[flow/design.v]
module alu_top (
    input             clk,
    input      [7:0]  a_in,
    input      [7:0]  b_in,
    input      [3:0]  command_in,
    input             oe,
    output reg [15:0] d_out
);
    reg [7:0] a_q, b_q;
    reg [3:0] cmd_q;
    reg       oe_q;
    wire [15:0] alu_out;
    always @(posedge clk) begin
        a_q   <= a_in;
        b_q   <= b_in;
        cmd_q <= command_in;
        oe_q  <= oe;
        d_out <= alu_out;
    end
    alu u_alu (.a_in(a_q), .b_in(b_q), .command_in(cmd_q), .oe(oe_q), .d_out(alu_out));
endmodule

module alu ( input [7:0]a_in,b_in,input [3:0]command_in,input oe,output [15:0]d_out);
	parameter 	ADD = 4'b0000,
				INC = 4'b0001,
				SUB =  4'b0010,
				DEC = 4'b0011,
				MUL = 4'b0100,
				DIV = 4'b0101,
				SHL = 4'b0110,
				SHR = 4'b0111,
				AND = 4'b1000,
				OR = 4'b1001,
				INV = 4'b1010,
				NAND = 4'b1011,
				NOR = 4'b1100,
				XOR = 4'b1101,
				XNOR = 4'b1110,
				BUF = 4'b1111;
	reg [15:0] out;
	always@(command_in,a_in,b_in)
		begin
			case(command_in)
				ADD : out = a_in+b_in;
				INC : out = a_in+1'b1;
				SUB : out = a_in-b_in;
				DEC : out = a_in-1'b1;
				MUL : out = a_in*b_in;
				DIV : out = (b_in == 8'd0) ? 16'hFFFF : a_in/b_in;
				SHL : out = a_in<<1;
				SHR : out = a_in>>1;
				AND : out = a_in&&b_in;
				OR : out = a_in||b_in;
				INV : out = !(a_in);
				NAND : out = ~(a_in&b_in);
				NOR : out = ~(a_in|b_in);
				XOR : out = a_in^b_in;
				XNOR : out = a_in~^b_in;
				BUF : out = a_in;
			endcase
		end
	assign d_out = (oe) ? out : 16'h0000;
endmodule  
[flow/run.sh]
#!/bin/bash
# the make line also repeats each setting of config.mk as NAME=value (left out here)
make -C /OpenROAD-flow-scripts/flow DESIGN_CONFIG=/design/flow/config.mk WORK_HOME=/design/flow/orfs CLKGATE_MAP_FILE= finish
[flow/constraint.sdc]
create_clock -name core_clock -period 11.0 [get_ports {clk}]
set_input_delay 2.2000 -clock core_clock [delete_from_list [all_inputs] [get_ports {clk}]]
set_output_delay 2.2000 -clock core_clock [all_outputs]
set_load 0.01 [all_outputs]
[flow/config.mk]
export PLATFORM = sky130hd
export DESIGN_NAME = alu_top
export DESIGN_NICKNAME = alu_top
export VERILOG_FILES = /design/flow/design.v
export SDC_FILE = /design/flow/constraint.sdc
export NUM_CORES = 4
export LEC_CHECK = 0
export CAP_MARGIN = 20
export CORE_MARGIN = 2
export CORE_UTILIZATION = 70
export SETUP_SLACK_MARGIN = 1.38
export SLEW_MARGIN = 20
==> results of run 1 <==
==> run summary, run 1 <==
outcome = aborted with a tool error
Stop stage = clock tree synthesis
Error = [ERROR DPL-0038] Utilization greater than 100%, impossible to legalize
post-DP HPWL = 32100 µm
xor+xnor area frac = 6.15%
aoi share = 24.1%
mux frac, synth = 5.12%
Max-area cell share = 21.7%
Synth Register Bits = 37
Floorplan Utilization = 71.8%
asr flop ratio synth = 0%
placed cells = 1795
RD Place Congestion = 1.07
most frequent cells after synthesis = 173 x ha_1, 139 x nor2_1, 118 x nand2_1
Adder Area Share = 29.5%
Top area cell types = ha_1 22%, fa_1 7.6%, dfxtp_1 7.4%
row cnt = 43
placement-stage cell area = 13100 µm²
Yosys cell types = 96
Post-synth seq share = 7.43%
IO Count = 38
Mapped Cells = 1313
Dominant flop cell = dfxtp_1
yosys stat cell total = 1313
die span in x = 123 µm
Synth top cell by count = ha_1
cell type with the largest total area = ha_1
synthesized area per cell = 7.59 µm²
area reported by Yosys stat = 9960 µm²
Die Y = 123 µm
Cell Area, Synth = 9960 µm²
setup slack at placement = -12.19 ns
Basic Gates by Area = 22.1%
die area = 15200 µm²
core area = 13900 µm²
Ys Warns = 2
number of enable flip-flop cells = 0
port bufs = 37
Largest logic family = adder cells
==> run 2, diff against run 1 <==
- ABC_AREA: not set -> 1
- CORE_UTILIZATION: 70 -> 60
- CTS_CLUSTER_DIAMETER: not set -> 368
- GPL_ROUTABILITY_DRIVEN: not set -> 0
- MAX_ROUTING_LAYER: not set -> met5
- PLACE_DENSITY_LB_ADDON: not set -> 0.26
- SETUP_SLACK_MARGIN: 1.38 -> not set
- clock period: 11.0 -> 20.9 ns (I/O delays scaled with it)
==> run summary, run 2 <==
placement-stage cell area = 13100 µm²
grt ovf = 325
Cell Area, Synth = 10200 µm²
Ys Warns = 2
Die Y = 134 µm
H-tree Lvls = 2
die span in x = 134 µm
Synth top cell by count = nand2_1
Mapped Cells = 1597
cell type with the largest total area = ha_1
Synth Register Bits = 37
row cnt = 47
Post-CTS Hold Fix Bufs = 0
asr flop ratio synth = 0%
synthesized area per cell = 6.40 µm²
Floorplan Utilization = 61.4%
xor+xnor area frac = 5.57%
Largest logic family = simple AND/OR/NAND/NOR gates
Max-area cell share = 21.2%
port bufs = 37
yosys stat cell total = 1597
CTS root buffer = clkbuf_16
core area = 16600 µm²
area reported by Yosys stat = 10200 µm²
Total GRT Usage = 87.5%
most frequent cells after synthesis = 380 x nand2_1, 281 x inv_1, 173 x ha_1
Post-synth seq share = 7.25%
aoi share = 15.5%
Basic Gates by Area = 30.4%
IO Count = 38
post-DP HPWL = 25800 µm
placed cells = 2108
die area = 18100 µm²
Num CTS Buffers = 5
number of enable flip-flop cells = 0
setup slack at placement = -2.28 ns
Stop stage = global routing
mux frac, synth = 0%
Dominant flop cell = dfxtp_1
Top area cell types = ha_1 21%, nand2_1 14%, inv_1 10%
clock sink count = 37
Adder Area Share = 28.6%
Yosys cell types = 60
outcome = aborted with a tool error
Error = [ERROR GRT-0232] Routing congestion too high. Check the congestion heatmap in the GUI.
largest buffer count on any clock path = 2
==> run 2: routing by layer <==
layer,GRT overflow,global-route usage [%]
met4,102,95.3
met3,10,76.2
met1,10,83.4
met2,203,103
met5,0,35.0
==> run 2: what timing repair did <==
action | 4_1_cts
cloned | 3
hold endpoints to repair | 0
buffers inserted | 101
setup endpoints to repair | 2
pin swaps | 94
resized | 112
==> run 3, diff against run 2 <==
- ABC_AREA: 1 -> not set
- CAP_MARGIN: 20 -> 0
- CORE_UTILIZATION: 60 -> 72
- CTS_CLUSTER_DIAMETER: 368 -> not set
- GPL_ROUTABILITY_DRIVEN: 0 -> not set
- MAX_ROUTING_LAYER: met5 -> not set
- PLACE_DENSITY: not set -> 0.64
- PLACE_DENSITY_LB_ADDON: 0.26 -> not set
- SETUP_SLACK_MARGIN: not set -> -1.37
- clock period: 20.9 -> 24.0 ns (I/O delays scaled with it)
==> run summary, run 3 <==
outcome = failed layout checks
Fail Reasons = negative setup slack
HP Start = oe_q
Adder Area Share = 29.5%
clk slew on worst S/H paths = 0.06 ns
WL final = 30300 µm
port bufs = 37
fin nets = 1636
vias in the first global route = 9848
most used cell, CP = o21a_1
Largest logic family = adder cells
MaxCap Viol Count = 0
Top delay family on crit path = AND-OR/OR-AND gates
mux frac, synth = 5.12%
global-route wire length before repair = 46500 µm
area reported by Yosys stat = 9960 µm²
aoi share = 24.1%
drt first pass iters = 7
setup slack at placement = -0.957 ns
Slew @ Worst Pin = 1.10 ns
WL/cell = 19.2 µm
slowest cell on the critical path = o41a_1
CP Capture Type = register
Final setup viols = 1
reg2reg start = b_q[0]
Worst R2R End = d_out[0]
CTS root buffer = clkbuf_16
die area = 14800 µm²
vias per std cell = 6.68
largest buffer count on any clock path = 2
most frequent cells after synthesis = 173 x ha_1, 139 x nor2_1, 118 x nand2_1
IO Count = 38
final core occ = 85.7%
Post-CTS Hold Fix Bufs = 0
Hold Path Class = register to register
clk_skew = 0.00380 ns
Synth Register Bits = 37
Antenna diodes = 0
endpoints failing hold = 0
Slew Viols, Final = 0
Tmin final = 24.35 ns
Tool Warnings = 49
Top area cell types = ha_1 22%, fa_1 7.6%, dfxtp_1 7.4%
register area = 742 µm²
P&R area growth vs syn = 15.3%
final worst path period share = 101%
xor+xnor area frac = 6.15%
Floorplan Utilization = 74.4%
fmax = 0.0411 GHz
Hold Path Cell Cnt = 1
largest net degree at the start of global routing = 37
Die Y = 122 µm
Synth top cell by count = ha_1
required time of the critical path = 24.17 ns
worst setup margin = -0.354 ns
WS Path Type = register to register
post-DP HPWL = 22200 µm
row cnt = 42
die span in x = 122 µm
grt ovf = 0
Post-synth seq share = 7.43%
clock sink count = 37
post-route cell area = 11500 µm²
stages on the worst setup path = 122
Num CTS Buffers = 5
Gate Area = 8970 µm²
DRC = 0
CP Launch Type = register
Ys Warns = 2
# fillers = 823
asr flop ratio synth = 0%
core area = 13400 µm²
synthesized area per cell = 7.59 µm²
cell type with the largest total area = ha_1
Final ANT Viol Nets = 0
later-pin clock latency in the skew report = 0.29 ns
RD Place Congestion = 1.01
r2r worst-path depth = 122
number of enable flip-flop cells = 0
CP Max Fanout = 9
Worst R2R Setup Slack = -0.35 ns
initial antenna violation count = 0
yosys stat cell total = 1313
WP data arrival = 24.52 ns
CP startpoint = b_q[0]
via count = 10600
Mapped Cells = 1313
placement-stage cell area = 10800 µm²
CTS tree = done
Yosys cell types = 96
Hold Path End = d_out[6]
Dominant flop cell = dfxtp_1
H-tree Lvls = 2
Basic Gates by Area = 22.1%
Crit path buffers/inverters = 5
crit path capture = d_out[0]
Max-area cell share = 21.7%
CP max stage delay = 0.47 ns
Cell Area, Synth = 9960 µm²
Slew HR = 26.1%
DRT iter0 DRCs = 948
Total GRT Usage = 38.9%
-- run 3: through the flow --
stage | setup TNS [ns] | instances | hold slack (ns)
6_report | -0.354 | 1580 | 0.689
2_1_floorplan | -1.24 | 1320 | 0.602
4_1_cts | -1.08 | 1546 | 0.665
5_1_grt | -1.63 | 1580 | 0.687
3_5_place_dp | -0.957 | 1538 | 0.640
3_3_place_gp | 0 | 1538 | 0.644
-- run 3: routing by layer --
metal,wire length (µm),GRT usage (%)
met4,1240,15.6
met2,13900,66.2
met1,12100,48.3
met3,3090,7.91
met5,0,0
-- run 3: area by class of cell --
type,count,area share (%)
well taps,176,1.92
repair buffers,120,8.72
clock inverters,1,0.261
clock buffers,7,1.24
inverters,100,3.30
multi-input cells,1139,78.1
flip-flops and latches,37,6.46
-- run 3: what timing repair did --
action                     in CTS  in global routing
setup buffers                   0                 32
resized                         0                 54
setup endpoints to repair       0                  2
==> run 4, diff against run 3 <==
- CORE_UTILIZATION: 72 -> 68
- PLACE_DENSITY: 0.64 -> not set
- SETUP_SLACK_MARGIN: -1.37 -> not set
- SLEW_MARGIN: 20 -> 40
- clock period: 24.0 -> 22.2 ns (I/O delays scaled with it)
==> run summary, run 4 <==
placement-stage cell area = 11500 µm²
die span in x = 125 µm
synthesized area per cell = 7.59 µm²
Synth Register Bits = 37
die area = 15600 µm²
largest buffer count on any clock path = 2
Top area cell types = ha_1 22%, fa_1 7.6%, dfxtp_1 7.4%
Adder Area Share = 29.5%
Yosys cell types = 96
cell type with the largest total area = ha_1
H-tree Lvls = 2
Mapped Cells = 1313
IO Count = 38
Die Y = 125 µm
aoi share = 24.1%
xor+xnor area frac = 6.15%
asr flop ratio synth = 0%
row cnt = 44
Stop stage = global routing
number of enable flip-flop cells = 0
placed cells = 1594
Cell Area, Synth = 9960 µm²
clock sink count = 37
mux frac, synth = 5.12%
most frequent cells after synthesis = 173 x ha_1, 139 x nor2_1, 118 x nand2_1
CTS root buffer = clkbuf_16
Largest logic family = adder cells
Floorplan Utilization = 69.1%
core area = 14400 µm²
Dominant flop cell = dfxtp_1
post-DP HPWL = 23100 µm
RD Place Congestion = 0.948
Basic Gates by Area = 22.1%
yosys stat cell total = 1313
port bufs = 37
Synth top cell by count = ha_1
outcome = aborted with a tool error
area reported by Yosys stat = 9960 µm²
Post-synth seq share = 7.43%
Num CTS Buffers = 5
setup slack at placement = -0.811 ns
Ys Warns = 2
Max-area cell share = 21.7%
==> run 4: metrics by stage <==
| stage | hold WS, ns |
|---|---|
| after CTS | 0.646 |
| after detailed placement | 0.627 |
| after global placement | 0.625 |
| after floorplan | 0.602 |
==> run 4: what timing repair did <==
item                       CTS
gates cloned                 0
hold buffers                 0
gates resized               65
setup buffers              119
pin swaps                   94
setup endpoints to repair    1
==> run 5, diff against run 4 <==
- CAP_MARGIN: 0 -> 20
- CORE_UTILIZATION: 68 -> 40
- CTS_CLUSTER_DIAMETER: not set -> 307
- CTS_CLUSTER_SIZE: not set -> 94
- PLACE_DENSITY_LB_ADDON: not set -> 0.06
- SLEW_MARGIN: 40 -> 0
- TNS_END_PERCENT: not set -> 15
- clock period: 22.2 -> 24.0 ns (I/O delays scaled with it)
==> run summary, run 5 <==
Die Y = 162 µm
post-route cell area = 12400 µm²
Gate Area = 9420 µm²
CP Capture Type = register
most frequent cells after synthesis = 173 x ha_1, 139 x nor2_1, 118 x nand2_1
outcome = finished clean
Total GRT Usage = 24.0%
crit path capture = d_out[0]
DRT iter0 DRCs = 887
Hold Path Class = register to register
clock sink count = 37
post-DP HPWL = 24100 µm
CP max stage delay = 0.50 ns
Slew HR = 33.3%
Adder Area Share = 29.5%
Tool Warnings = 47
CP Max Fanout = 8
fmax = 0.0438 GHz
WP data arrival = 23.00 ns
placement-stage cell area = 11100 µm²
Final ANT Viol Nets = 0
RD Place Congestion = 0.878
WS Path Type = register to register
final core occ = 50.8%
clk slew on worst S/H paths = 0.07 ns
CTS root buffer = clkbuf_16
Basic Gates by Area = 22.1%
via count = 9996
largest buffer count on any clock path = 2
port bufs = 37
grt ovf = 0
stages on the worst setup path = 119
WL/cell = 18.4 µm
Slew @ Worst Pin = 0.994 ns
Tmin final = 22.82 ns
Final setup viols = 0
Post-synth seq share = 7.43%
HP Start = oe_q
WHS = 0.677 ns
register area = 749 µm²
Floorplan Utilization = 40.9%
mux frac, synth = 5.12%
Largest logic family = adder cells
later-pin clock latency in the skew report = 0.29 ns
fin nets = 1669
synthesized area per cell = 7.59 µm²
Synth Register Bits = 37
reg2reg start = b_q[2]
largest net degree at the start of global routing = 37
Slew Viols, Final = 0
Num CTS Buffers = 5
H-tree Lvls = 2
required time of the critical path = 24.18 ns
Max-area cell share = 21.7%
core area = 24400 µm²
r2r worst-path depth = 119
DRC = 0
WL final = 32300 µm
post-route insts no fill = 1761
Worst R2R End = d_out[0]
die area = 26200 µm²
initial antenna violation count = 0
slowest cell on the critical path = o41ai_4
Crit path buffers/inverters = 5
most used cell, CP = o21a_1
asr flop ratio synth = 0%
Hold Path Cell Cnt = 1
Top area cell types = ha_1 22%, fa_1 7.6%, dfxtp_1 7.4%
aoi share = 24.1%
number of enable flip-flop cells = 0
Hold Path End = d_out[6]
vias per std cell = 5.68
vias in the first global route = 9471
CTS tree = done
Cell Area, Synth = 9960 µm²
xor+xnor area frac = 6.15%
Antenna diodes = 0
P&R area growth vs syn = 24.5%
Top delay family on crit path = AND-OR/OR-AND gates
final worst path period share = 95.1%
die span in x = 162 µm
MaxCap Viol Count = 0
# fillers = 2392
Dominant flop cell = dfxtp_1
cell type with the largest total area = ha_1
endpoints failing hold = 0
Worst R2R Setup Slack = 1.18 ns
Yosys cell types = 96
row cnt = 57
global-route wire length before repair = 50300 µm
CP Launch Type = register
clk_skew = 0.0110 ns
Mapped Cells = 1313
drt first pass iters = 5
Synth top cell by count = ha_1
CP startpoint = b_q[2]
IO Count = 38
placed cells = 1685
yosys stat cell total = 1313
area reported by Yosys stat = 9960 µm²
Ys Warns = 2
==> run 5: layer usage <==
layer | part of all wire [%] | global-route usage [%] | routed length, µm | up-vias
met2 | 47 | 40.5 | 15200 | 221
met3 | 4.0 | 1.74 | 1300 | 27
met5 | 0 | 0 | 0 | -
met1 | 48 | 34.0 | 15400 | 4771
li1 | - | - | - | 4977
met4 | 1.2 | 3.90 | 393 | 0
==> run 5: area by class of cell <==
type / count / area share (%)
multi-input cells: 1139 / 75.9
flip-flops and latches: 37 / 6.04
repair buffers: 153 / 10.3
clock inverters: 2 / 0.313
inverters: 100 / 3.15
clock buffers: 6 / 1.04
well taps: 324 / 3.27
==> run 5: stage by stage <==
stage          setup WS, ns  setup TNS [ns]
3_3_place_gp         -0.252          -0.252
3_5_place_dp         -0.519          -0.519
6_report               1.18               0
5_1_grt              -0.196          -0.196
2_1_floorplan       0.00752               0
4_1_cts            0.000215               0
==> run 5: timing repair <==
action	4_1_cts	5_1_grt
cloned	0	0
hold buffers	0	0
endpoints found under the setup margin	1	2
setup buffers	14	54
gates resized	27	86
pin swaps	8	65
==> run 6, diff against run 5 <==
- CORE_UTILIZATION: 40 -> 70
- CTS_CLUSTER_DIAMETER: 307 -> not set
- CTS_CLUSTER_SIZE: 94 -> not set
- PLACE_DENSITY_LB_ADDON: 0.06 -> not set
- SETUP_SLACK_MARGIN: not set -> -1.37
- SLEW_MARGIN: 0 -> 20
- TNS_END_PERCENT: 15 -> not set
- clock period: 24.0 -> 25.0 ns (I/O delays scaled with it)
==> run summary, run 6 <==
CP Capture Type = register
fin nets = 1600
final core occ = 79.9%
die span in x = 123 µm
RD Place Congestion = 1.01
CP startpoint = b_q[2]
r2r worst-path depth = 119
number of enable flip-flop cells = 0
Synth top cell by count = ha_1
post-route insts no fill = 1548
initial antenna violation count = 0
stages on the worst setup path = 119
clock sink count = 37
Total GRT Usage = 39.1%
vias per std cell = 6.63
synthesized area per cell = 7.59 µm²
endpoints failing hold = 0
Yosys cell types = 96
aoi share = 24.1%
Num CTS Buffers = 5
Worst R2R Setup Slack = -0.12 ns
fmax = 0.0398 GHz
Final setup viols = 1
Top area cell types = ha_1 22%, fa_1 7.6%, dfxtp_1 7.4%
cell type with the largest total area = ha_1
Hold Path Class = register to register
Worst R2R End = d_out[0]
post-route cell area = 11100 µm²
yosys stat cell total = 1313
WHS = 0.661 ns
global-route wire length before repair = 46600 µm
die area = 15200 µm²
Setup TNS = -0.121 ns
post-DP HPWL = 22500 µm
Slew @ Worst Pin = 0.835 ns
row cnt = 43
WL/cell = 19.3 µm
most used cell, CP = o21a_1
outcome = failed layout checks
area reported by Yosys stat = 9960 µm²
P&R area growth vs syn = 11.2%
slowest cell on the critical path = o41ai_2
DRT iter0 DRCs = 810
Floorplan Utilization = 71.8%
grt ovf = 0
CP max stage delay = 0.49 ns
CTS tree = done
H-tree Lvls = 2
CP Max Fanout = 17
Tmin final = 25.12 ns
drt first pass iters = 7
Basic Gates by Area = 22.1%
final worst path period share = 100%
clk slew on worst S/H paths = 0.07 ns
Slew Viols, Final = 0
Tool Warnings = 49
most frequent cells after synthesis = 173 x ha_1, 139 x nor2_1, 118 x nand2_1
WS Path Type = register to register
Die Y = 123 µm
crit path capture = d_out[0]
Antenna diodes = 0
worst setup margin = -0.121 ns
vias in the first global route = 9819
reg2reg start = b_q[2]
Final ANT Viol Nets = 0
CTS root buffer = clkbuf_16
via count = 10300
core area = 13900 µm²
Synth Register Bits = 37
setup slack at placement = -0.736 ns
Slew HR = 43.9%
DRC = 0
HP Start = oe_q
Largest logic family = adder cells
Mapped Cells = 1313
# fillers = 1041
Hold Path Cell Cnt = 2
required time of the critical path = 25.17 ns
largest net degree at the start of global routing = 37
Cell Area, Synth = 9960 µm²
xor+xnor area frac = 6.15%
mux frac, synth = 5.12%
WP data arrival = 25.29 ns
Fail Reasons = negative setup slack
Post-synth seq share = 7.43%
later-pin clock latency in the skew report = 0.30 ns
CP Launch Type = register
placed cells = 1533
Max-area cell share = 21.7%
asr flop ratio synth = 0%
clk_skew = 0.0100 ns
Ys Warns = 2
Crit path buffers/inverters = 4
largest buffer count on any clock path = 2
Top delay family on crit path = AND-OR/OR-AND gates
WL final = 29800 µm
Adder Area Share = 29.5%
Hold Path End = d_out[8]
MaxCap Viol Count = 0
placement-stage cell area = 10700 µm²
IO Count = 38
Dominant flop cell = dfxtp_1
port bufs = 37
run 6: final cells by class:
class,instances,area (µm²),area share [%]
timing repair buffer,84,723,6.52
inverter,100,375,3.39
tap,180,225,2.03
sequential,37,743,6.71
multi-input combinational,1139,8850,79.8
clock inverter,3,43.8,0.395
clock buffer,5,125,1.13
run 6: layer usage:
| metal | part of all wire [%] | global-route usage, % | routed length, µm |
|---|---|---|---|
| met1 | 41 | 48.5 | 12300 |
| met3 | 9.0 | 8.72 | 2670 |
| met5 | 0 | 0 | 0 |
| met2 | 45 | 64.6 | 13600 |
| met4 | 4.2 | 18.3 | 1260 |
run 6: timing repair:
action,in CTS,in global routing
setup buffers,0,7
gates resized,0,33
hold buffers,0,0
endpoints found under the setup margin,0,2
==> run 7, diff against run 6 <==
- ABC_AREA: not set -> 1
- CAP_MARGIN: 20 -> 5
- CELL_PAD_IN_SITES_GLOBAL_PLACEMENT: not set -> 0
- CORE_ASPECT_RATIO: not set -> 1.48
- CORE_MARGIN: 2 -> 4
- CORE_UTILIZATION: 70 -> 72
- GPL_ROUTABILITY_DRIVEN: not set -> 0
- GPL_TIMING_DRIVEN: not set -> 0
- MAX_ROUTING_LAYER: not set -> met4
- PLACE_DENSITY: not set -> 0.66
- SETUP_SLACK_MARGIN: -1.37 -> not set
- SLEW_MARGIN: 20 -> 15
- TNS_END_PERCENT: not set -> 90
- clock period: 25.0 -> 24.0 ns (I/O delays scaled with it)
==> run summary, run 7 <==
yosys stat cell total = 1597
Adder Area Share = 28.6%
Mapped Cells = 1597
Stop stage = global routing
core area = 13800 µm²
outcome = aborted with a tool error
largest buffer count on any clock path = 2
Ys Warns = 2
CTS root buffer = clkbuf_16
xor+xnor area frac = 5.57%
asr flop ratio synth = 0%
post-DP HPWL = 21700 µm
placement-stage cell area = 10900 µm²
Post-synth seq share = 7.25%
Basic Gates by Area = 30.4%
Yosys cell types = 60
port bufs = 37
die area = 16200 µm²
Synth top cell by count = nand2_1
aoi share = 15.5%
number of enable flip-flop cells = 0
H-tree Lvls = 2
area reported by Yosys stat = 10200 µm²
Max-area cell share = 21.2%
clock sink count = 37
die span in x = 106 µm
most frequent cells after synthesis = 380 x nand2_1, 281 x inv_1, 173 x ha_1
Largest logic family = simple AND/OR/NAND/NOR gates
Error = [ERROR DPL-0038] Utilization greater than 100%, impossible to legalize
mux frac, synth = 0%
row cnt = 52
synthesized area per cell = 6.40 µm²
Dominant flop cell = dfxtp_1
Synth Register Bits = 37
cell type with the largest total area = ha_1
Die Y = 153 µm
Num CTS Buffers = 5
setup slack at placement = -4.34 ns
IO Count = 38
Floorplan Utilization = 74.1%
Top area cell types = ha_1 21%, nand2_1 14%, inv_1 10%
Cell Area, Synth = 10200 µm²
==> run 7: repair_timing <==
| action | CTS |
|---|---|
| hold buffers | 0 |
| endpoints found under the setup margin | 3 |
| pin swaps | 80 |
| setup buffers | 104 |
| gates resized | 147 |
| gates cloned | 3 |
==> run 7: stage by stage <==
stage / TNS (ns) / cells / hold WS, ns / utilization (%)
after CTS: 0 / 1943 / 0.517 / 90.2
after detailed placement: -6.92 / 1830 / 0.502 / 79.1
after floorplan: 0 / 1604 / 0.438 / -
after global placement: -5.19 / 1830 / 0.519 / 79.1
==> run 8, diff against run 7 <==
- CAP_MARGIN: 5 -> 20
- CELL_PAD_IN_SITES_GLOBAL_PLACEMENT: 0 -> not set
- CORE_ASPECT_RATIO: 1.48 -> not set
- CORE_MARGIN: 4 -> 2
- CORE_UTILIZATION: 72 -> 68
- CTS_CLUSTER_DIAMETER: not set -> 269
- CTS_CLUSTER_SIZE: not set -> 100
- GPL_ROUTABILITY_DRIVEN: 0 -> not set
- GPL_TIMING_DRIVEN: 0 -> not set
- MAX_ROUTING_LAYER: met4 -> not set
- PLACE_DENSITY: 0.66 -> 0.39
- SLEW_MARGIN: 15 -> 20
- TNS_END_PERCENT: 90 -> 10
- clock period: 24.0 -> 23.9 ns (I/O delays scaled with it)
==> run summary, run 8 <==
die span in x = 127 µm
mux frac, synth = 0%
Slew Viols, Final = 0
CP Launch Type = register
clk slew on worst S/H paths = 0.07 ns
CP max stage delay = 0.55 ns
reg2reg start = b_q[7]
Fail Reasons = negative setup slack
Adder Area Share = 28.6%
endpoints failing hold = 0
Top delay family on crit path = AND-OR/OR-AND gates
Largest logic family = simple AND/OR/NAND/NOR gates
r2r worst-path depth = 183
Ys Warns = 2
WS Path Type = register to register
via count = 13400
post-route cell area = 13200 µm²
stages on the worst setup path = 183
Num CTS Buffers = 5
Final setup viols = 1
Die Y = 127 µm
asr flop ratio synth = 0%
yosys stat cell total = 1597
Antenna diodes = 0
outcome = failed layout checks
Synth top cell by count = nand2_1
drt first pass iters = 13
Slew @ Worst Pin = 1.13 ns
later-pin clock latency in the skew report = 0.30 ns
Post-synth seq share = 7.25%
largest buffer count on any clock path = 2
port bufs = 37
CTS root buffer = clkbuf_16
clock sink count = 37
RD Place Congestion = 0.987
Top area cell types = ha_1 21%, nand2_1 14%, inv_1 10%
Floorplan Utilization = 70.0%
xor+xnor area frac = 5.57%
Setup TNS = -1.47 ns
vias in the first global route = 10400
Tool Warnings = 49
CTS tree = done
Hold Path End = d_out[9]
DRT iter0 DRCs = 2362
Worst R2R Setup Slack = -1.47 ns
WP data arrival = 25.53 ns
required time of the critical path = 24.06 ns
global-route wire length before repair = 49100 µm
crit path capture = d_out[0]
Tmin final = 25.37 ns
die area = 16000 µm²
Dominant flop cell = dfxtp_1
fin nets = 2011
H-tree Lvls = 2
Cell Area, Synth = 10200 µm²
most used cell, CP = nand2_1
Gate Area = 9310 µm²
vias per std cell = 6.85
IO Count = 38
CP startpoint = b_q[7]
Yosys cell types = 60
area reported by Yosys stat = 10200 µm²
slowest cell on the critical path = xnor2_1
worst setup margin = -1.47 ns
placement-stage cell area = 11200 µm²
Hold Path Cell Cnt = 2
post-route insts no fill = 1963
MaxCap Viol Count = 0
cell type with the largest total area = ha_1
number of enable flip-flop cells = 0
most frequent cells after synthesis = 380 x nand2_1, 281 x inv_1, 173 x ha_1
largest net degree at the start of global routing = 19
register area = 751 µm²
Crit path buffers/inverters = 25
Worst R2R End = d_out[0]
Total GRT Usage = 37.0%
placed cells = 1856
grt ovf = 0
synthesized area per cell = 6.40 µm²
P&R area growth vs syn = 29.5%
Synth Register Bits = 37
initial antenna violation count = 1
CP Max Fanout = 8
aoi share = 15.5%
WL/cell = 22.4 µm
HP Start = oe_q
WL final = 44000 µm
Basic Gates by Area = 30.4%
Final ANT Viol Nets = 0
Hold Path Class = register to register
# fillers = 605
final worst path period share = 106%
CP Capture Type = register
DRC = 0
row cnt = 44
Slew HR = 23.8%
core area = 14600 µm²
clk_skew = 0.0176 ns
Post-CTS Hold Fix Bufs = 0
fmax = 0.0394 GHz
Max-area cell share = 21.2%
Mapped Cells = 1597
post-DP HPWL = 23200 µm
run 8: layout make-up:
| cell class | instances | share of cell area (%) |
|---|---|---|
| clock inverter | 2 | 0.0757 |
| tap | 184 | 1.74 |
| clock buffer | 6 | 0.974 |
| timing repair buffer | 197 | 12.2 |
| multi-input combinational | 1236 | 70.4 |
| sequential | 37 | 5.68 |
| inverter | 300 | 8.87 |
| timing repair inverter | 1 | 0.0568 |
run 8: metrics by stage:
| stage | worst slack (ns) | utilization, % | hold WS (ns) |
|---|---|---|---|
| after global routing | -2.13 | 90.7 | 0.627 |
| after CTS | 0.0157 | 79.1 | 0.567 |
| final | -1.47 | 90.7 | 0.637 |
| after floorplan | 0.00275 | - | 0.438 |
| after global placement | 0.226 | 77.0 | 0.538 |
| after detailed placement | -0.872 | 77.0 | 0.557 |
run 8: metal layers:
layer  global-route usage [%]  part of all wire, %  up-vias
li1                         -                    -     5516
met1                     48.6                   34     5901
met2                     61.2                   41     1475
met3                     5.95                   14      550
met4                     13.6                   11        2
met5                        0                0.089        -
run 8: what timing repair did:
action | 4_1_cts | 5_1_grt
cloned | 1 | 0
setup buffers | 16 | 82
setup endpoints to repair | 1 | 2
gates resized | 17 | 261
pin swaps | 15 | 161
==> run 9, diff against run 8 <==
- ABC_AREA: 1 -> not set
- CORE_UTILIZATION: 68 -> 61
- CTS_CLUSTER_DIAMETER: 269 -> not set
- CTS_CLUSTER_SIZE: 100 -> not set
- PLACE_DENSITY: 0.39 -> not set
- SETUP_SLACK_MARGIN: not set -> -1.52
- TNS_END_PERCENT: 10 -> not set
- clock period: 23.9 -> 16.0 ns (I/O delays scaled with it)
==> run summary, run 9 <==
outcome = failed layout checks
Fail Reasons = negative setup slack
area reported by Yosys stat = 9960 µm²
post-DP HPWL = 25500 µm
die area = 17400 µm²
yosys stat cell total = 1313
RD Place Congestion = 0.976
Mapped Cells = 1313
Final ANT Viol Nets = 0
most frequent cells after synthesis = 173 x ha_1, 139 x nor2_1, 118 x nand2_1
Floorplan Utilization = 62.5%
DRC = 0
Total GRT Usage = 41.9%
Synth Register Bits = 37
drt first pass iters = 12
post-route cell area = 14700 µm²
Num CTS Buffers = 5
CP startpoint = b_q[1]
CP Capture Type = register
largest buffer count on any clock path = 2
fmax = 0.0388 GHz
stages on the worst setup path = 118
reg2reg start = b_q[1]
endpoints failing hold = 0
clock sink count = 37
mux frac, synth = 5.12%
fin nets = 1941
Basic Gates by Area = 22.1%
vias in the first global route = 12300
Final setup viols = 5
Largest logic family = adder cells
MaxCap Viol Count = 0
CTS root buffer = clkbuf_16
Setup TNS = -30.41 ns
Tmin final = 25.79 ns
Max-area cell share = 21.7%
H-tree Lvls = 2
HP Start = oe_q
WL final = 48700 µm
CP Max Fanout = 14
Synth top cell by count = ha_1
via count = 13800
aoi share = 24.1%
required time of the critical path = 16.17 ns
post-route insts no fill = 1927
most used cell, CP = o21a_1
WHS = 0.653 ns
CTS tree = done
final core occ = 92.3%
Slew Viols, Final = 0
Hold Path Cell Cnt = 2
Die Y = 132 µm
row cnt = 46
vias per std cell = 7.14
slowest cell on the critical path = a211oi_1
xor+xnor area frac = 6.15%
Tool Warnings = 52
placement-stage cell area = 13100 µm²
core area = 15900 µm²
Top delay family on crit path = AND-OR/OR-AND gates
largest net degree at the start of global routing = 37
asr flop ratio synth = 0%
Slew @ Worst Pin = 1.15 ns
RSZ-0062 raised after global routing = yes
CP Launch Type = register
placed cells = 1824
global-route wire length before repair = 59900 µm
worst setup margin = -9.79 ns
Post-synth seq share = 7.43%
Adder Area Share = 29.5%
P&R area growth vs syn = 47.7%
Top area cell types = ha_1 22%, fa_1 7.6%, dfxtp_1 7.4%
clk_skew = 0.00501 ns
port bufs = 37
CP max stage delay = 0.94 ns
Slew HR = 23.1%
WL/cell = 25.3 µm
IO Count = 38
Hold Path End = d_out[5]
WP data arrival = 25.96 ns
die span in x = 132 µm
Hold Path Class = register to register
Cell Area, Synth = 9960 µm²
Dominant flop cell = dfxtp_1
final worst path period share = 161%
later-pin clock latency in the skew report = 0.29 ns
DRT iter0 DRCs = 2333
grt ovf = 0
Worst R2R End = d_out[0]
synthesized area per cell = 7.59 µm²
crit path capture = d_out[0]
initial antenna violation count = 4
Worst R2R Setup Slack = -9.79 ns
Crit path buffers/inverters = 15
clk slew on worst S/H paths = 0.06 ns
r2r worst-path depth = 118
Yosys cell types = 96
cell type with the largest total area = ha_1
Ys Warns = 2
WS Path Type = register to register
number of enable flip-flop cells = 0
Post-CTS Hold Fix Bufs = 0
run 9: what timing repair did:
action                                  CTS  global route
pin swaps                                65            67
endpoints found under the setup margin    3             4
buffers inserted                         52            40
gates resized                            72            70
run 9: cell type report:
type                            instances  area (µm²)
Clock inverter                          2        16.3
Tap cell                              216         270
Timing Repair Buffer                  425        3350
Inverter                              100         390
Sequential cell                        37         752
Multi-Input combinational cell       1139        9780
Fill cell                             622        1220
Antenna cell                            2        5.00
Clock buffer                            6         150
run 9: metrics by stage:
step	setup slack, ns
finish	-9.79
global route	-9.94
detailed placement	-6.29
global placement	-5.48
CTS	-5.59
floorplan	-7.13
run 9: layer usage:
metal / GRT usage, % / vias up / part of all wire, %
li1: - / 5512 / -
met1: 50.5 / 6132 / 33
met2: 71.0 / 1460 / 41
met3: 6.50 / 652 / 15
met4: 24.3 / 6 / 11
met5: 0 / - / 0.12
==> run 10, diff against run 9 <==
- ABC_AREA: not set -> 1
- CAP_MARGIN: 20 -> 0
- CORE_UTILIZATION: 61 -> 70
- CTS_CLUSTER_DIAMETER: not set -> 205
- PLACE_DENSITY_LB_ADDON: not set -> 0.2
- SETUP_SLACK_MARGIN: -1.52 -> -1.37
- clock period: 16.0 -> 21.6 ns (I/O delays scaled with it)
==> run summary, run 10 <==
outcome = aborted with a tool error
Stop stage = global routing
Error = [ERROR DPL-0038] Utilization greater than 100%, impossible to legalize
RD Place Congestion = 1.06
yosys stat cell total = 1597
largest buffer count on any clock path = 2
Basic Gates by Area = 30.4%
die area = 15600 µm²
placed cells = 2026
Largest logic family = simple AND/OR/NAND/NOR gates
Post-synth seq share = 7.25%
Floorplan Utilization = 71.1%
Top area cell types = ha_1 21%, nand2_1 14%, inv_1 10%
Ys Warns = 2
Mapped Cells = 1597
post-DP HPWL = 27100 µm
Yosys cell types = 60
mux frac, synth = 0%
aoi share = 15.5%
Synth top cell by count = nand2_1
Num CTS Buffers = 5
cell type with the largest total area = ha_1
Adder Area Share = 28.6%
Post-CTS Hold Fix Bufs = 0
clock sink count = 37
port bufs = 37
placement-stage cell area = 12700 µm²
IO Count = 38
area reported by Yosys stat = 10200 µm²
row cnt = 44
CTS root buffer = clkbuf_16
xor+xnor area frac = 5.57%
core area = 14400 µm²
most frequent cells after synthesis = 380 x nand2_1, 281 x inv_1, 173 x ha_1
synthesized area per cell = 6.40 µm²
Cell Area, Synth = 10200 µm²
number of enable flip-flop cells = 0
Die Y = 125 µm
Synth Register Bits = 37
Dominant flop cell = dfxtp_1
Max-area cell share = 21.2%
asr flop ratio synth = 0%
die span in x = 125 µm
H-tree Lvls = 2
run 10: per-stage QoR:
stage               util, %  setup TNS (ns)  setup slack (ns)
detailed placement     88.1           -2.17             -1.86
global placement       88.1          -0.354            -0.354
floorplan                 -           -1.59             -1.59
CTS                    91.1           -1.37             -1.37
run 10: timing repair:
action                     CTS
gates resized               40
buffers inserted            17
pin swaps                   26
setup endpoints to repair    1
cloned                       1
==> run 11, diff against run 10 <==
- ABC_AREA: 1 -> not set
- CAP_MARGIN: 0 -> 5
- CTS_CLUSTER_DIAMETER: 205 -> not set
- PLACE_DENSITY_LB_ADDON: 0.2 -> not set
- SETUP_SLACK_MARGIN: -1.37 -> 1.38
- clock period: 21.6 -> 8.97 ns (I/O delays scaled with it)
==> run summary, run 11 <==
Yosys cell types = 96
Adder Area Share = 29.5%
Mapped Cells = 1313
Basic Gates by Area = 22.1%
Cell Area, Synth = 9960 µm²
Synth top cell by count = ha_1
Ys Warns = 2
most frequent cells after synthesis = 173 x ha_1, 139 x nor2_1, 118 x nand2_1
Floorplan Utilization = 71.8%
Dominant flop cell = dfxtp_1
Error = [ERROR DPL-0038] Utilization greater than 100%, impossible to legalize
number of enable flip-flop cells = 0
Max-area cell share = 21.7%
xor+xnor area frac = 6.15%
placed cells = 1801
mux frac, synth = 5.12%
aoi share = 24.1%
core area = 13900 µm²
row cnt = 43
die area = 15200 µm²
synthesized area per cell = 7.59 µm²
area reported by Yosys stat = 9960 µm²
cell type with the largest total area = ha_1
placement-stage cell area = 13200 µm²
Synth Register Bits = 37
yosys stat cell total = 1313
setup slack at placement = -13.99 ns
die span in x = 123 µm
RD Place Congestion = 1.07
Die Y = 123 µm
port bufs = 37
outcome = aborted with a tool error
Stop stage = clock tree synthesis
Largest logic family = adder cells
post-DP HPWL = 31900 µm
Top area cell types = ha_1 22%, fa_1 7.6%, dfxtp_1 7.4%
IO Count = 38
Post-synth seq share = 7.43%
asr flop ratio synth = 0%
==> run 12, diff against run 11 <==
- ABC_AREA: not set -> 1
- CORE_ASPECT_RATIO: not set -> 0.87
- CTS_CLUSTER_DIAMETER: not set -> 354
- HOLD_SLACK_MARGIN: not set -> 0.29
- SETUP_SLACK_MARGIN: 1.38 -> -1.96
- SLEW_MARGIN: 20 -> 40
- clock period: 8.97 -> 20.5 ns (I/O delays scaled with it)
==> run summary, run 12 <==
Floorplan Utilization = 71.1%
Ys Warns = 2
asr flop ratio synth = 0%
die span in x = 134 µm
Basic Gates by Area = 30.4%
most frequent cells after synthesis = 380 x nand2_1, 281 x inv_1, 173 x ha_1
xor+xnor area frac = 5.57%
Error = [ERROR DPL-0033] detailed placement checks failed during check placement.
row cnt = 41
placement-stage cell area = 13200 µm²
Dominant flop cell = dfxtp_1
Largest logic family = simple AND/OR/NAND/NOR gates
Cell Area, Synth = 10200 µm²
aoi share = 15.5%
mux frac, synth = 0%
outcome = aborted with a tool error
Adder Area Share = 28.6%
Post-synth seq share = 7.25%
number of enable flip-flop cells = 0
Synth Register Bits = 37
die area = 15600 µm²
Max-area cell share = 21.2%
area reported by Yosys stat = 10200 µm²
post-DP HPWL = 30600 µm
Synth top cell by count = nand2_1
IO Count = 38
synthesized area per cell = 6.40 µm²
Yosys cell types = 60
Die Y = 117 µm
Stop stage = clock tree synthesis
RD Place Congestion = 1.08
port bufs = 37
core area = 14400 µm²
Top area cell types = ha_1 21%, nand2_1 14%, inv_1 10%
Mapped Cells = 1597
cell type with the largest total area = ha_1
yosys stat cell total = 1597
-- run 12: metrics by stage --
step	hold WS, ns	instances	worst slack [ns]
floorplan	0.438	1604	-2.69
global placement	0.497	2104	-1.50
detailed placement	0.510	2104	-3.60
==> run 13, diff against run 12 <==
- CAP_MARGIN: 5 -> 15
- CORE_UTILIZATION: 70 -> 61
- HOLD_SLACK_MARGIN: 0.29 -> not set
- SETUP_SLACK_MARGIN: -1.96 -> 2.69
- clock period: 20.5 -> 24.6 ns (I/O delays scaled with it)
==> run summary, run 13 <==
IO Count = 38
aoi share = 15.5%
Top area cell types = ha_1 21%, nand2_1 14%, inv_1 10%
Hold Path Class = register to register
Largest logic family = simple AND/OR/NAND/NOR gates
Slew HR = 36.9%
WP data arrival = 24.10 ns
mux frac, synth = 0%
later-pin clock latency in the skew report = 0.29 ns
cell type with the largest total area = ha_1
CP Launch Type = register
Top delay family on crit path = AND-OR/OR-AND gates
Post-synth seq share = 7.25%
Synth top cell by count = nand2_1
Setup TNS = 0 ns
Crit path buffers/inverters = 26
die area = 17800 µm²
CTS tree = done
HP Start = oe_q
Worst R2R Setup Slack = 0.67 ns
vias in the first global route = 10800
MaxCap Viol Count = 0
Yosys cell types = 60
DRC = 0
die span in x = 143 µm
RD Place Congestion = 0.981
core area = 16500 µm²
Num CTS Buffers = 5
Max-area cell share = 21.2%
crit path capture = d_out[0]
endpoints failing hold = 0
H-tree Lvls = 2
vias per std cell = 6.18
xor+xnor area frac = 5.57%
P&R area growth vs syn = 37.3%
reg2reg start = b_q[0]
asr flop ratio synth = 0%
clk_skew = 0.00675 ns
Ys Warns = 2
Floorplan Utilization = 61.9%
fin nets = 2083
synthesized area per cell = 6.40 µm²
clk slew on worst S/H paths = 0.06 ns
port bufs = 37
Cell Area, Synth = 10200 µm²
post-DP HPWL = 23300 µm
CP max stage delay = 0.37 ns
drt first pass iters = 8
stages on the worst setup path = 180
Worst R2R End = d_out[0]
Post-CTS Hold Fix Bufs = 0
Tool Warnings = 51
Adder Area Share = 28.6%
WS Path Type = register to register
# fillers = 963
area reported by Yosys stat = 10200 µm²
CP startpoint = b_q[0]
clock sink count = 37
row cnt = 44
Slew @ Worst Pin = 0.937 ns
r2r worst-path depth = 180
Dominant flop cell = dfxtp_1
most frequent cells after synthesis = 380 x nand2_1, 281 x inv_1, 173 x ha_1
largest net degree at the start of global routing = 19
WL/cell = 20.3 µm
Basic Gates by Area = 30.4%
WL final = 41800 µm
yosys stat cell total = 1597
via count = 12700
fmax = 0.0418 GHz
global-route wire length before repair = 53900 µm
CTS root buffer = clkbuf_16
grt ovf = 0
slowest cell on the critical path = dfxtp_4
largest buffer count on any clock path = 2
most used cell, CP = nand2_2
RSZ-0062 raised after global routing = yes
Slew Viols, Final = 0
final core occ = 85.0%
Total GRT Usage = 37.4%
required time of the critical path = 24.77 ns
DRT iter0 DRCs = 1463
Hold Path Cell Cnt = 2
Tmin final = 23.93 ns
final worst path period share = 97.3%
Die Y = 125 µm
Final setup viols = 0
Hold Path End = d_out[7]
initial antenna violation count = 0
CP Capture Type = register
CP Max Fanout = 8
Antenna diodes = 0
Synth Register Bits = 37
WHS = 0.633 ns
Final ANT Viol Nets = 0
outcome = finished clean
number of enable flip-flop cells = 0
Mapped Cells = 1597
## run 13: per-stage QoR
| stage | instance area [µm²] | instances | worst slack [ns] |
|---|---|---|---|
| 3_5_place_dp | 11200 | 1845 | -0.135 |
| 6_report | 14000 | 2057 | 0.669 |
| 4_1_cts | 12600 | 1977 | 2.70 |
| 3_3_place_gp | 11200 | 1845 | 0.701 |
| 2_1_floorplan | 10600 | 1604 | 1.41 |
| 5_1_grt | 14000 | 2057 | -0.103 |
## run 13: cell type report
| class | instances | area (µm²) | area share, % |
|---|---|---|---|
| repair inverters | 1 | 8.76 | 0.0624 |
| inverters | 300 | 1220 | 8.70 |
| multi-input cells | 1237 | 9490 | 67.6 |
| clock buffers | 7 | 143 | 1.02 |
| flip-flops and latches | 37 | 753 | 5.37 |
| well taps | 207 | 259 | 1.85 |
| repair buffers | 268 | 2160 | 15.4 |
## run 13: timing repair
| item | CTS | global route |
|---|---|---|
| setup buffers | 123 | 80 |
| pin swaps | 94 | 127 |
| cloned | 2 | 0 |
| resized | 94 | 200 |
| setup endpoints to repair | 2 | 2 |
## run 13: per-layer routing
| layer | track usage, % | up-vias | part of all wire, % |
|---|---|---|---|
| li1 | - | 5661 | - |
| met1 | 51.7 | 5791 | 38 |
| met2 | 60.9 | 964 | 43 |
| met3 | 5.46 | 305 | 12 |
| met4 | 9.84 | 0 | 6.9 |
| met5 | 0 | - | 0 |
==> run 14, diff against run 13 <==
- CAP_MARGIN: 15 -> 25
- CORE_ASPECT_RATIO: 0.87 -> not set
- CORE_UTILIZATION: 61 -> 18
- CTS_CLUSTER_DIAMETER: 354 -> 258
- CTS_CLUSTER_SIZE: not set -> 11
- SETUP_SLACK_MARGIN: 2.69 -> 0.1
- SLEW_MARGIN: 40 -> 20
- clock period: 24.6 -> 24.0 ns (I/O delays scaled with it)
==> run summary, run 14 <==
outcome = finished clean
drt first pass iters = 5
clock sink count = 37
Synth Register Bits = 37
Floorplan Utilization = 18.2%
yosys stat cell total = 1597
die span in x = 242 µm
H-tree Lvls = 2
Worst R2R Setup Slack = 1.52 ns
Slew HR = 45.8%
vias per std cell = 4.20
fmax = 0.0445 GHz
global-route wire length before repair = 51000 µm
cell type with the largest total area = ha_1
worst setup margin = 1.52 ns
CP startpoint = b_q[6]
required time of the critical path = 24.18 ns
Basic Gates by Area = 30.4%
grt ovf = 0
HP Start = oe_q
most frequent cells after synthesis = 380 x nand2_1, 281 x inv_1, 173 x ha_1
met2 WL = 15000 µm
synthesized area per cell = 6.40 µm²
Post-synth seq share = 7.25%
Worst R2R End = d_out[0]
vias in the first global route = 9873
Hold Path End = d_out[9]
largest net degree at the start of global routing = 19
stages on the worst setup path = 179
initial antenna violation count = 1
Adder Area Share = 28.6%
CTS root buffer = clkbuf_16
Max-area cell share = 21.2%
DRC = 0
Synth top cell by count = nand2_1
Antenna diodes = 0
Final ANT Viol Nets = 0
Total GRT Usage = 10.6%
Routed met1 length = 15600 µm
Hold Path Class = register to register
r2r worst-path depth = 179
Largest logic family = simple AND/OR/NAND/NOR gates
Final setup viols = 0
most used cell, CP = nand2_1
CP Max Fanout = 8
post-DP HPWL = 24900 µm
CTS tree = done
Dominant flop cell = dfxtp_1
Top area cell types = ha_1 21%, nand2_1 14%, inv_1 10%
WL final = 32500 µm
number of enable flip-flop cells = 0
clk slew on worst S/H paths = 0.06 ns
die area = 58700 µm²
Yosys cell types = 60
Num CTS Buffers = 5
top sig layer = met4
met3 routed WL = 1380 µm
final worst path period share = 93.7%
Hold Path Cell Cnt = 2
area reported by Yosys stat = 10200 µm²
Top delay family on crit path = AND-OR/OR-AND gates
WL/cell = 12.8 µm
setup slack at placement = -0.184 ns
Slew Viols, Final = 0
Die Y = 242 µm
clk_skew = 0.00947 ns
Crit path buffers/inverters = 27
Ys Warns = 2
CP max stage delay = 0.33 ns
port bufs = 37
WS Path Type = register to register
WP data arrival = 22.66 ns
crit path capture = d_out[0]
row cnt = 87
Mapped Cells = 1597
# fillers = 6241
asr flop ratio synth = 0%
CP Capture Type = register
fin nets = 2010
Tmin final = 22.48 ns
via count = 10600
slowest cell on the critical path = dfxtp_2
P&R area growth vs syn = 34.5%
RD Place Congestion = 0.904
later-pin clock latency in the skew report = 0.31 ns
DRT iter0 DRCs = 608
aoi share = 15.5%
CP Launch Type = register
Post-CTS Hold Fix Bufs = 0
Tool Warnings = 47
largest buffer count on any clock path = 2
Cell Area, Synth = 10200 µm²
endpoints failing hold = 0
core area = 56300 µm²
MaxCap Viol Count = 0
IO Count = 38
reg2reg start = b_q[6]
mux frac, synth = 0%
Slew @ Worst Pin = 0.811 ns
xor+xnor area frac = 5.57%
[run 14: cell type report]
cell class | count | area [µm²] | area share, %
timing repair inverter | 2 | 12.5 | 0.0911
clock buffer | 7 | 143 | 1.04
tap | 756 | 946 | 6.88
inverter | 300 | 1180 | 8.61
multi-input combinational | 1237 | 9080 | 66.1
timing repair buffer | 194 | 1600 | 11.7
clock inverter | 1 | 30.0 | 0.219
sequential | 37 | 743 | 5.41
[run 14: metrics by stage]
stage	std cells	setup TNS, ns	util, %	hold WS [ns]	instance area, µm²
floorplan	1604	0	-	0.438	10300
global placement	2458	0	21.7	0.633	12200
detailed placement	2458	-0.184	21.7	0.663	12200
CTS	2470	0	22.1	0.673	12400
global route	2534	-0.318	24.4	0.682	13700
finish	2534	0	24.4	0.666	13700
[run 14: repair_timing]
action,CTS,global route
hold endpoints to repair,0,0
cloned,0,3
setup endpoints to repair,1,2
buffers inserted,4,61
gates resized,9,220
pin swaps,2,139
[run 14: routing by layer]
layer	up-vias	GRT usage, %
li1	5507	-
met1	4890	14.7
met2	207	17.7
met3	40	1.20
met4	0	1.98
met5	-	0
==> run 15, diff against run 14 <==
- ABC_AREA: 1 -> not set
- CAP_MARGIN: 25 -> 20
- CORE_UTILIZATION: 18 -> 40
- CTS_CLUSTER_DIAMETER: 258 -> not set
- CTS_CLUSTER_SIZE: 11 -> not set
- SETUP_SLACK_MARGIN: 0.1 -> not set
- clock period: 24.0 -> 37.3 ns (I/O delays scaled with it)
==> run summary, run 15 <==
Slew @ Worst Pin = 0.975 ns
core area = 24400 µm²
Num CTS Buffers = 5
WP data arrival = 28.77 ns
stages on the worst setup path = 118
Cell Area, Synth = 9960 µm²
fmax = 0.0350 GHz
Yosys cell types = 96
grt ovf = 0
H-tree Lvls = 2
row cnt = 57
Max-area cell share = 21.7%
asr flop ratio synth = 0%
via count = 9600
CTS root buffer = clkbuf_16
Tool Warnings = 47
Worst R2R End = d_out[0]
Total GRT Usage = 22.4%
DRT iter0 DRCs = 826
Dominant flop cell = dfxtp_1
largest buffer count on any clock path = 2
clk_skew = 0.0110 ns
CP startpoint = b_q[2]
Post-synth seq share = 7.43%
met2 WL = 13300 µm
CTS tree = done
aoi share = 24.1%
drt first pass iters = 5
Synth top cell by count = ha_1
Ys Warns = 2
Tmin final = 28.61 ns
Final setup viols = 0
Final ANT Viol Nets = 0
Worst R2R Setup Slack = 8.69 ns
largest net degree at the start of global routing = 37
P&R area growth vs syn = 9.45%
Setup TNS = 0 ns
xor+xnor area frac = 6.15%
postcts setup bufs = 0
HP Start = oe_q
yosys stat cell total = 1313
Basic Gates by Area = 22.1%
Synth Register Bits = 37
later-pin clock latency in the skew report = 0.28 ns
WHS = 0.624 ns
die span in x = 162 µm
Hold Path Class = register to register
post-DP HPWL = 22200 µm
CP Capture Type = register
Hold Path Cell Cnt = 2
number of enable flip-flop cells = 0
cell type with the largest total area = ha_1
met3 routed WL = 1680 µm
Routed met1 length = 13400 µm
worst setup margin = 8.69 ns
Adder Area Share = 29.5%
required time of the critical path = 37.47 ns
RSZ-0062 raised after global routing = no
clk slew on worst S/H paths = 0.06 ns
MaxCap Viol Count = 0
slowest cell on the critical path = nor2_1
Slew HR = 34.9%
initial antenna violation count = 0
Crit path buffers/inverters = 4
most used cell, CP = o21a_1
area reported by Yosys stat = 9960 µm²
RD Place Congestion = 0.927
die area = 26200 µm²
port bufs = 37
setup slack at placement = 9.13 ns
endpoints failing hold = 0
Antenna diodes = 0
Mapped Cells = 1313
fin nets = 1576
CP Max Fanout = 21
Floorplan Utilization = 40.9%
vias per std cell = 5.76
CP Launch Type = register
reg2reg start = b_q[2]
clock sink count = 37
Top area cell types = ha_1 22%, fa_1 7.6%, dfxtp_1 7.4%
WS Path Type = register to register
global-route wire length before repair = 48100 µm
mux frac, synth = 5.12%
WL/cell = 17.4 µm
Top delay family on crit path = AND-OR/OR-AND gates
Largest logic family = adder cells
top sig layer = met4
outcome = finished clean
# fillers = 2516
crit path capture = d_out[0]
DRC = 0
CP max stage delay = 0.76 ns
synthesized area per cell = 7.59 µm²
r2r worst-path depth = 118
WL final = 28900 µm
Slew Viols, Final = 0
IO Count = 38
Hold Path End = d_out[5]
CTS-repair resized insts = 0
most frequent cells after synthesis = 173 x ha_1, 139 x nor2_1, 118 x nand2_1
Die Y = 162 µm
Post-CTS Hold Fix Bufs = 0
final worst path period share = 76.7%
vias in the first global route = 9404
run 15: metrics by stage:
stage	utilization [%]	std cells	cell area, µm²
2_1_floorplan	-	1320	9990
3_3_place_gp	44.1	1660	10800
3_5_place_dp	44.1	1660	10800
4_1_cts	44.7	1667	10900
5_1_grt	44.7	1667	10900
6_report	44.7	1667	10900
run 15: cell type report:
type	count	area [µm²]	share of cell area (%)
Tap cell	324	405	3.72
Clock buffer	7	143	1.31
Multi-Input combinational cell	1139	8700	79.8
Inverter	100	375	3.44
Timing Repair Buffer	60	543	4.98
Sequential cell	37	741	6.79
run 15: layer usage:
metal,vias to the layer above,global-route usage (%)
met5,-,0
met4,0,5.79
met3,47,3.12
met2,281,37.9
met1,4488,30.0
li1,4784,-
==> run 16, diff against run 15 <==
- ABC_AREA: not set -> 1
- CORE_ASPECT_RATIO: not set -> 1.48
- CORE_MARGIN: 2 -> 4
- SLEW_MARGIN: 20 -> 15
- clock period: 37.3 -> 24.0 ns (I/O delays scaled with it)
==> run summary, run 16 <==
outcome = finished clean
most frequent cells after synthesis = 380 x nand2_1, 281 x inv_1, 173 x ha_1
Top area cell types = ha_1 21%, nand2_1 14%, inv_1 10%
placement-stage cell area = 11500 µm²
Die Y = 202 µm
DRT iter0 DRCs = 460
Cell Area, Synth = 10200 µm²
H-tree Lvls = 2
Antenna diodes = 0
Largest logic family = simple AND/OR/NAND/NOR gates
Hold Path Class = register to register
drt first pass iters = 7
asr flop ratio synth = 0%
GR Util met2 = 41.2%
CP startpoint = b_q[6]
core area = 25000 µm²
WL/cell = 15.6 µm
Slew HR = 46.4%
Synth Register Bits = 37
stages on the worst setup path = 184
clk slew on worst S/H paths = 0.07 ns
Hold Path Cell Cnt = 2
Final setup viols = 0
Post-synth seq share = 7.25%
grt ovf = 0
Total GRT Usage = 22.0%
Basic Gates by Area = 30.4%
# fillers = 2578
Worst R2R Setup Slack = 1.49 ns
register area = 749 µm²
initial antenna violation count = 0
WHS = 0.533 ns
cell type with the largest total area = ha_1
Mapped Cells = 1597
xor+xnor area frac = 5.57%
MaxCap Viol Count = 0
reg2reg start = b_q[6]
crit path capture = d_out[0]
vias in the first global route = 10600
mux frac, synth = 0%
CTS tree = done
CP Max Fanout = 10
vias per std cell = 5.20
CP max stage delay = 0.36 ns
IO Count = 38
post-DP HPWL = 24800 µm
Max-area cell share = 21.2%
Floorplan Utilization = 40.9%
via count = 10800
met1 usage = 25.9%
RD Place Congestion = 0.987
Adder Area Share = 28.6%
yosys stat cell total = 1597
endpoints failing hold = 0
Gate Area = 8970 µm²
Top delay family on crit path = AND-OR/OR-AND gates
Yosys cell types = 60
HP Start = oe_q
Slew Viols, Final = 0
CTS root buffer = clkbuf_16
synthesized area per cell = 6.40 µm²
largest net degree at the start of global routing = 19
Setup TNS = 0 ns
CP Capture Type = register
WL final = 32400 µm
Synth top cell by count = nand2_1
row cnt = 70
clock sink count = 37
required time of the critical path = 24.18 ns
port bufs = 37
Ys Warns = 2
Tool Warnings = 47
clk_skew = 0.0104 ns
GRT Max-Usage Layer = met2
Crit path buffers/inverters = 25
die area = 28200 µm²
fin nets = 1985
die span in x = 139 µm
DRC = 0
CP Launch Type = register
P&R area growth vs syn = 25.9%
Tmin final = 22.51 ns
Hold Path End = d_out[9]
Num CTS Buffers = 5
Slew @ Worst Pin = 0.802 ns
r2r worst-path depth = 184
final worst path period share = 93.8%
aoi share = 15.5%
Dominant flop cell = dfxtp_1
global-route wire length before repair = 51200 µm
fmax = 0.0444 GHz
post-route cell area = 12900 µm²
grt met3 use = 1.82%
WP data arrival = 22.69 ns
later-pin clock latency in the skew report = 0.30 ns
area reported by Yosys stat = 10200 µm²
Final ANT Viol Nets = 0
Worst R2R End = d_out[0]
Post-CTS Hold Fix Bufs = 0
most used cell, CP = nand2_1
WS Path Type = register to register
number of enable flip-flop cells = 0
largest buffer count on any clock path = 2
slowest cell on the critical path = dfxtp_4
==> run 16: metrics by stage <==
step	cells	setup WS (ns)	util (%)
global placement	2015	-0.0333	46.2
CTS	2031	0.0644	47.2
floorplan	1604	0.00271	-
detailed placement	2015	-0.640	46.2
global route	2077	-0.265	51.5
finish	2077	1.49	51.5
==> run 16: timing repair <==
item,CTS,global route
buffers inserted,7,46
pin swaps,8,101
gates resized,14,189
setup endpoints to repair,1,2
cloned,1,0
==> run 16: cell type report <==
cell class	count	area share [%]
inverters	300	9.08
well taps	324	3.15
flip-flops and latches	37	5.83
repair buffers	171	10.8
clock buffers	5	0.973
multi-input cells	1236	69.7
clock inverters	3	0.360
repair inverters	1	0.0584
==> run 16: routing by layer <==
metal	wire [µm]	vias up	part of all wire [%]
li1	-	5463	-
met3	1040	75	3.2
met4	1290	0	4.0
met2	16800	250	52
met1	13300	5005	41
met5	0	-	0
